==> onyx: inputs <==
==> flow/design.v (excerpt) <==
module cordic_stage (clk, reset, X_i, Y_i, Z_i, X_O, Y_O, Z_O);
  input clk;
  input reset;
  input  signed [15:0] X_i;
  input  signed [15:0] Y_i;
  input  signed [15:0] Z_i;
  output signed [15:0] X_O;
  output signed [15:0] Y_O;
  output signed [15:0] Z_O;
wire signed [15:0] as_O_asx_w_st1, as_O_asy_w_st1, as_O_asz_w_st1; 
wire signed [15:0] X_w_st1_st2, Y_w_st1_st2, Z_w_st1_st2;
wire signed [15:0] mux_z_st1_out;
wire dff_st1_out, xor_st1;
xor xor_gate(xor_st1, Z_i[15], Z_i[14]);
mux_2to1 mux_st1(.in0(Z_i), .in1({{2{Z_i[14]}}, {Z_i[13:0]}}), .sel(xor_st1), .out(mux_z_st1_out));
dff dff_st1(.in(xor_st1), .out(dff_st1_out), .clk(clk), .reset(reset));
add_sub asx_st1(.as_in1(X_i), .as_in2(Y_i), .as_control(~(mux_z_st1_out[15])), .as_out(as_O_asx_w_st1));
reg16b  reg16bxout_st1(.reg_in(as_O_asx_w_st1), .reg_out(X_w_st1_st2), .clk(clk), .reset(reset));
add_sub asy_st1(.as_in1(Y_i), .as_in2(X_i), .as_control(mux_z_st1_out[15]), .as_out(as_O_asy_w_st1));
reg16b  reg16byout_st1(.reg_in(as_O_asy_w_st1), .reg_out(Y_w_st1_st2), .clk(clk), .reset(reset));
add_sub asz_st1(.as_in1(mux_z_st1_out), .as_in2(16'h2000), .as_control(~(mux_z_st1_out[15])), .as_out(as_O_asz_w_st1));
reg16b  reg16bzout_st1(.reg_in(as_O_asz_w_st1), .reg_out(Z_w_st1_st2), .clk(clk), .reset(reset));
wire signed [15:0] as_O_asx_w_st2, as_O_asy_w_st2, as_O_asz_w_st2, X_w_st2_st3, Y_w_st2_st3, Z_w_st2_st3;
wire dff_st2_out;
dff dff_st2(.in(dff_st1_out), .out(dff_st2_out), .clk(clk), .reset(reset));
add_sub asx_st2(.as_in1(X_w_st1_st2), .as_in2(Y_w_st1_st2 >>> 1), .as_control(~(Z_w_st1_st2[15])), .as_out(as_O_asx_w_st2));
reg16b  reg16bxout_st2(.reg_in(as_O_asx_w_st2), .reg_out(X_w_st2_st3), .clk(clk), .reset(reset));
add_sub asy_st2(.as_in1(Y_w_st1_st2), .as_in2(X_w_st1_st2 >>> 1), .as_control(Z_w_st1_st2[15]), .as_out(as_O_asy_w_st2));
reg16b  reg16byout_st2(.reg_in(as_O_asy_w_st2), .reg_out(Y_w_st2_st3), .clk(clk), .reset(reset));
add_sub asz_st2(.as_in1(Z_w_st1_st2), .as_in2(16'h12E4), .as_control(~(Z_w_st1_st2[15])), .as_out(as_O_asz_w_st2));
reg16b  reg16bzout_st2(.reg_in(as_O_asz_w_st2), .reg_out(Z_w_st2_st3), .clk(clk), .reset(reset));
wire signed [15:0] as_O_asx_w_st3, as_O_asy_w_st3, as_O_asz_w_st3, X_w_st3_st4, Y_w_st3_st4, Z_w_st3_st4;
wire dff_st3_out;
  ...
clock: 3.17 ns
lec_check: 0
cap_margin: 20
core_margin: 2
core_utilization: 70
cts_cluster_diameter: 28
cts_cluster_size: 32
setup_slack_margin: 0.43
slew_margin: 20
run.sh (not shown) runs the stock make flow with config.mk's settings and CLKGATE_MAP_FILE=.
==> inputs of amber, as changes to onyx <==
--- a/flow/config.mk
+++ b/flow/config.mk
@@ -7,8 +7,7 @@
 export LEC_CHECK = 0
 export CAP_MARGIN = 20
 export CORE_MARGIN = 2
-export CORE_UTILIZATION = 70
-export CTS_CLUSTER_DIAMETER = 28
-export CTS_CLUSTER_SIZE = 32
-export SETUP_SLACK_MARGIN = 0.43
+export CORE_UTILIZATION = 69
+export CTS_CLUSTER_DIAMETER = 392
+export CTS_CLUSTER_SIZE = 95
 export SLEW_MARGIN = 20
==> flow/constraint.sdc (replaced) <==
create_clock -name core_clock -period 1.18 [get_ports {clk}]
set_input_delay 0.2360 -clock core_clock [delete_from_list [all_inputs] [get_ports {clk}]]
set_output_delay 0.2360 -clock core_clock [all_outputs]
set_load 0.01 [all_outputs]
==> results <==
amber stopped in clock tree synthesis. onyx died in global routing (GRT-0232). Synthesized cell count is the same in amber and onyx. In area after synthesis, amber and onyx do not differ. In onyx the die size is smaller than in amber, by about 1.4%.


==> exp/pepper <==
Starting RTL as in the previous note.
clock: 1.39 ns
lec_check: 0
abc_area: 1
cap_margin: 20
core_margin: 2
core_utilization: 72
cts_cluster_diameter: 400
cts_cluster_size: 15
place_density: 0.42
setup_slack_margin: -0.07
slew_margin: 20
==> exp/ember: changes against exp/pepper <==
==> flow/config.mk (replaced) <==
export PLATFORM = sky130hd
export DESIGN_NAME = cordic_stage
export DESIGN_NICKNAME = cordic_stage
export VERILOG_FILES = /design/flow/design.v
export SDC_FILE = /design/flow/constraint.sdc
export NUM_CORES = 4
export LEC_CHECK = 0
export CAP_MARGIN = 20
export CORE_MARGIN = 2
export CORE_UTILIZATION = 40
export SLEW_MARGIN = 20
==> flow/constraint.sdc (replaced) <==
create_clock -name core_clock -period 3.52 [get_ports {clk}]
set_input_delay 0.7040 -clock core_clock [delete_from_list [all_inputs] [get_ports {clk}]]
set_output_delay 0.7040 -clock core_clock [all_outputs]
set_load 0.01 [all_outputs]
==> results <==
| item | exp/ember | exp/pepper |
|---|---|---|
| Chip Width | 384 µm | 293 µm |
| Result of the run | complete, no violations | aborted with a tool error |
| Last stage reached | - | detailed placement (3_5_place_dp) |
| Area share of the largest cell type after synthesis | 0.271 | 0.261 |
| Mux share of post-synthesis cell area | 0.0201 | 0 |
| Vert. Die Dim | 384 µm | 293 µm |
| Cell count after synthesis | 6961 | 8884 |
| Initial Util | 0.403 | 0.729 |
| Simple Share, Synth | 0.198 | 0.242 |
| Fraction of the yosys area taken by sequential cells | 0.271 | 0.261 |
| Distinct cell type count after synthesis | 92 | 51 |
| Xor/xnor cell area share of the yosys netlist | 0.0916 | 0.0328 |
| Yosys adder share | 0.184 | 0.177 |
| Post-Syn Area | 57900 µm² | 60100 µm² |
| # Cells Yosys | 6961 | 8884 |
| And-or/or-and share of the synthesized area | 0.201 | 0.206 |
| Avg Synthesized Cell Area | 8.31 µm² | 6.76 µm² |
| Area of the core | 144000 µm² | 82400 µm² |
| Summed standard-cell area reported by yosys | 57900 µm² | 60100 µm² |


==> inputs of raven <==
cordic_stage again, from the RTL that the note above started with.
Settings: LEC_CHECK=0, CAP_MARGIN=5, CELL_PAD_IN_SITES_GLOBAL_PLACEMENT=0, CORE_MARGIN=2, CORE_UTILIZATION=72, CTS_CLUSTER_SIZE=43, GPL_ROUTABILITY_DRIVEN=0, GPL_TIMING_DRIVEN=1, MAX_ROUTING_LAYER=met4, MIN_ROUTING_LAYER=met1, PLACE_DENSITY_LB_ADDON=0.01, SLEW_MARGIN=40; clock period 3.04 ns.
==> inputs of yarrow, as changes to raven <==
==> flow/config.mk (replaced) <==
export PLATFORM = sky130hd
export DESIGN_NAME = cordic_stage
export DESIGN_NICKNAME = cordic_stage
export VERILOG_FILES = /design/flow/design.v
export SDC_FILE = /design/flow/constraint.sdc
export NUM_CORES = 4
export LEC_CHECK = 0
export ABC_AREA = 1
export CAP_MARGIN = 20
export CORE_MARGIN = 2
export CORE_UTILIZATION = 72
export CTS_CLUSTER_DIAMETER = 400
export CTS_CLUSTER_SIZE = 99
export PLACE_DENSITY = 0.42
export SLEW_MARGIN = 20
==> flow/constraint.sdc (replaced) <==
create_clock -name core_clock -period 1.39 [get_ports {clk}]
set_input_delay 0.2780 -clock core_clock [delete_from_list [all_inputs] [get_ports {clk}]]
set_output_delay 0.2780 -clock core_clock [all_outputs]
set_load 0.01 [all_outputs]
==> inputs of fjord, as changes to raven <==
==> flow/config.mk (replaced) <==
export PLATFORM = sky130hd
export DESIGN_NAME = cordic_stage
export DESIGN_NICKNAME = cordic_stage
export VERILOG_FILES = /design/flow/design.v
export SDC_FILE = /design/flow/constraint.sdc
export NUM_CORES = 4
export LEC_CHECK = 0
export CAP_MARGIN = 20
export CORE_MARGIN = 2
export CORE_UTILIZATION = 72
export CTS_CLUSTER_DIAMETER = 139
export SLEW_MARGIN = 20
==> flow/constraint.sdc (replaced) <==
create_clock -name core_clock -period 2.73 [get_ports {clk}]
set_input_delay 0.5460 -clock core_clock [delete_from_list [all_inputs] [get_ports {clk}]]
set_output_delay 0.5460 -clock core_clock [all_outputs]
set_load 0.01 [all_outputs]
==> inputs of garnet, as changes to raven <==
==> flow/config.mk (replaced) <==
export PLATFORM = sky130hd
export DESIGN_NAME = cordic_stage
export DESIGN_NICKNAME = cordic_stage
export VERILOG_FILES = /design/flow/design.v
export SDC_FILE = /design/flow/constraint.sdc
export NUM_CORES = 4
export LEC_CHECK = 0
export CAP_MARGIN = 20
export CORE_MARGIN = 2
export CORE_UTILIZATION = 72
export CTS_CLUSTER_DIAMETER = 25
export CTS_CLUSTER_SIZE = 32
export SETUP_SLACK_MARGIN = 0.44
export SLEW_MARGIN = 20
==> flow/constraint.sdc (replaced) <==
create_clock -name core_clock -period 3.17 [get_ports {clk}]
set_input_delay 0.6340 -clock core_clock [delete_from_list [all_inputs] [get_ports {clk}]]
set_output_delay 0.6340 -clock core_clock [all_outputs]
set_load 0.01 [all_outputs]
==> run notes <==
## Run status
* did not finish — outcome
* 5_1_grt — last stage reached
* [ERROR DPL-0038] Utilization greater than 100%, impossible to legalize — first logged error message

## Die
* 287.5 um — width of the die

## Logic synthesis
* 0.02014 — MUX share of area
* 0.2014 — synthesized-area fraction occupied by ao, oa, aoi and oai cells
* 7,832 — post-synthesis net count
* dfxtp_1, ha_1, nor2_1 — biggest area cells
* 92 — post-synth cell types
* 6,961 — # Cells Yosys
* 0.09160 — share of the synthesized netlist area taken by xor and xnor gates

## Clocking
* 189 — number of clock buffers inserted by TritonCTS
* 652 — count of instances resized after the clock tree is built
* clkbuf_16 — clock root cell

## Place
* 8,196 — post-placement cell count
* 62,370 sq um — area after detailed placement

# the run above: garnet

==> run notes <==
## Logic synthesis
* dfxtp_1 — ys flop type
* 9,755 — post-synthesis net count
* 51 — post-synth cell types
* 0 — MUX share of area
* dfxtp_1, ha_1, nand2_1 — biggest area cells
* 0.03280 — share of the synthesized netlist area taken by xor and xnor gates
* 6.762 sq um — average size of a mapped cell
* 0 — flip-flops with a built-in enable
* 8,884 — # Cells Yosys
* 0.2062 — synthesized-area fraction occupied by ao, oa, aoi and oai cells

## Die
* 85,760 sq um — Chip Area
* 0.7293 — pre-placement core utilization
* 292.9 um — width of the die

## Run status
* 3_5_place_dp — last stage reached
* [ERROR DPL-0038] Utilization greater than 100%, impossible to legalize — first logged error message
* did not finish — outcome

# the run above: yarrow

==> run notes <==
## STA
* -0.2820 ns — slack of the critical path
* 27 — number of setup violations in the final report

## Place
* 63,860 sq um — area after detailed placement

## Logic synthesis
* 0.02014 — MUX share of area
* 0.2014 — synthesized-area fraction occupied by ao, oa, aoi and oai cells
* 7,832 — post-synthesis net count
* 92 — post-synth cell types
* dfxtp_1, ha_1, nor2_1 — biggest area cells

## Clocking
* 85 — number of clock buffers inserted by TritonCTS

## Run status
* negative setup slack — failed layout checks
* complete, but fails checks — outcome

## Die
* 287.5 um — width of the die

# the run above: raven

==> run notes <==
## Run status
* did not finish — outcome
* 4_1_cts — last stage reached
* [ERROR DPL-0033] detailed placement checks failed during check placement. — first logged error message

## Logic synthesis
* 92 — post-synth cell types
* 0.02014 — MUX share of area
* dfxtp_1, ha_1, nor2_1 — biggest area cells
* 6,961 — # Cells Yosys
* 7,832 — post-synthesis net count
* 0.09160 — share of the synthesized netlist area taken by xor and xnor gates
* 0.2014 — synthesized-area fraction occupied by ao, oa, aoi and oai cells

## Die
* 287.5 um — width of the die

## Place
* 69,540 sq um — area after detailed placement
* 9,138 — post-placement cell count
* -0.4692 ns — worst slack, placed

# the run above: fjord



==> inputs of branch tundra <==
Starting RTL as in the previous note.
==> flow/design.v (excerpt) <==
module cordic_stage (clk, reset, X_i, Y_i, Z_i, X_O, Y_O, Z_O);
  input clk;
  input reset;
  input  signed [15:0] X_i;
  input  signed [15:0] Y_i;
  input  signed [15:0] Z_i;
  output signed [15:0] X_O;
  output signed [15:0] Y_O;
  output signed [15:0] Z_O;
wire signed [15:0] as_O_asx_w_st1, as_O_asy_w_st1, as_O_asz_w_st1; 
wire signed [15:0] X_w_st1_st2, Y_w_st1_st2, Z_w_st1_st2;
wire signed [15:0] mux_z_st1_out;
wire dff_st1_out, xor_st1;
xor xor_gate(xor_st1, Z_i[15], Z_i[14]);
mux_2to1 mux_st1(.in0(Z_i), .in1({{2{Z_i[14]}}, {Z_i[13:0]}}), .sel(xor_st1), .out(mux_z_st1_out));
dff dff_st1(.in(xor_st1), .out(dff_st1_out), .clk(clk), .reset(reset));
add_sub asx_st1(.as_in1(X_i), .as_in2(Y_i), .as_control(~(mux_z_st1_out[15])), .as_out(as_O_asx_w_st1));
reg16b  reg16bxout_st1(.reg_in(as_O_asx_w_st1), .reg_out(X_w_st1_st2), .clk(clk), .reset(reset));
add_sub asy_st1(.as_in1(Y_i), .as_in2(X_i), .as_control(mux_z_st1_out[15]), .as_out(as_O_asy_w_st1));
reg16b  reg16byout_st1(.reg_in(as_O_asy_w_st1), .reg_out(Y_w_st1_st2), .clk(clk), .reset(reset));
add_sub asz_st1(.as_in1(mux_z_st1_out), .as_in2(16'h2000), .as_control(~(mux_z_st1_out[15])), .as_out(as_O_asz_w_st1));
reg16b  reg16bzout_st1(.reg_in(as_O_asz_w_st1), .reg_out(Z_w_st1_st2), .clk(clk), .reset(reset));
wire signed [15:0] as_O_asx_w_st2, as_O_asy_w_st2, as_O_asz_w_st2, X_w_st2_st3, Y_w_st2_st3, Z_w_st2_st3;
wire dff_st2_out;
  ...
==> flow/config.mk <==
export PLATFORM = sky130hd
export DESIGN_NAME = cordic_stage
export DESIGN_NICKNAME = cordic_stage
export VERILOG_FILES = /design/flow/design.v
export SDC_FILE = /design/flow/constraint.sdc
export NUM_CORES = 4
export LEC_CHECK = 0
export CAP_MARGIN = 20
export CORE_MARGIN = 2
export CORE_UTILIZATION = 63
export CTS_CLUSTER_DIAMETER = 370
export CTS_CLUSTER_SIZE = 50
export HOLD_SLACK_MARGIN = 0.29
export SETUP_SLACK_MARGIN = -0.21
export SLEW_MARGIN = 20
==> flow/constraint.sdc <==
create_clock -name core_clock -period 2.09 [get_ports {clk}]
set_input_delay 0.4180 -clock core_clock [delete_from_list [all_inputs] [get_ports {clk}]]
set_output_delay 0.4180 -clock core_clock [all_outputs]
set_load 0.01 [all_outputs]
==> branch umber: changes against branch tundra <==
CORE_UTILIZATION = 72   (was 63)
CTS_CLUSTER_DIAMETER = unset   (was 370)
CTS_CLUSTER_SIZE = unset   (was 50)
HOLD_SLACK_MARGIN = unset   (was 0.29)
PLACE_DENSITY_LB_ADDON = 0.2   (was unset)
SETUP_SLACK_MARGIN = 0.92   (was -0.21)
==> flow/constraint.sdc (replaced) <==
create_clock -name core_clock -period 3.17 [get_ports {clk}]
set_input_delay 0.6340 -clock core_clock [delete_from_list [all_inputs] [get_ports {clk}]]
set_output_delay 0.6340 -clock core_clock [all_outputs]
set_load 0.01 [all_outputs]
==> branch indigo: changes against branch tundra <==
CORE_ASPECT_RATIO = 0.5   (was unset)
CORE_UTILIZATION = 66   (was 63)
PLACE_DENSITY_LB_ADDON = 0.0   (was unset)
SETUP_SLACK_MARGIN = 0.6   (was -0.21)
==> flow/constraint.sdc (replaced) <==
create_clock -name core_clock -period 2.31 [get_ports {clk}]
set_input_delay 0.4620 -clock core_clock [delete_from_list [all_inputs] [get_ports {clk}]]
set_output_delay 0.4620 -clock core_clock [all_outputs]
set_load 0.01 [all_outputs]
==> branch sierra: changes against branch tundra <==
CORE_UTILIZATION = 67   (was 63)
CTS_CLUSTER_DIAMETER = 362   (was 370)
CTS_CLUSTER_SIZE = unset   (was 50)
HOLD_SLACK_MARGIN = unset   (was 0.29)
SETUP_SLACK_MARGIN = unset   (was -0.21)
==> flow/constraint.sdc (replaced) <==
create_clock -name core_clock -period 3.25 [get_ports {clk}]
set_input_delay 0.6500 -clock core_clock [delete_from_list [all_inputs] [get_ports {clk}]]
set_output_delay 0.6500 -clock core_clock [all_outputs]
set_load 0.01 [all_outputs]
==> notes <==
- Branch umber ended with an error in global routing on ODB-0269. Branch tundra aborted during global routing. Branch sierra went through all stages and came out clean. Branch indigo did not get past clock tree synthesis.
- Die size: branch tundra > branch indigo > branch sierra > branch umber.
- In synthesized cell count, branch sierra and branch indigo do not differ.
- In synthesized area, branch sierra and branch umber do not differ.
==> figures <==
quantity	branch tundra	branch indigo	branch sierra	branch umber
Row Count	111	76	107	103
Quantity of gates resized following cts	1,280	-	50	478
Outcome	aborted with a tool error	aborted with a tool error	complete, no violations	aborted with a tool error
Failing step	global routing	clock tree synthesis	-	global routing
Cell Area, Placed	77,700 µm²	76,800 µm²	61,800 µm²	62,400 µm²
# placed instances	10,100	9,849	8,289	8,096
Dpl hpwl	142,000 µm	148,000 µm	117,000 µm	112,000 µm
Number of hold-repair buffers added at the cts stage	10	-	0	0
Std-Cell Core Area	91,400 µm²	86,400 µm²	85,400 µm²	79,300 µm²
# clock sinks	783	-	783	783
Chip width	307 µm	423 µm	298 µm	287 µm
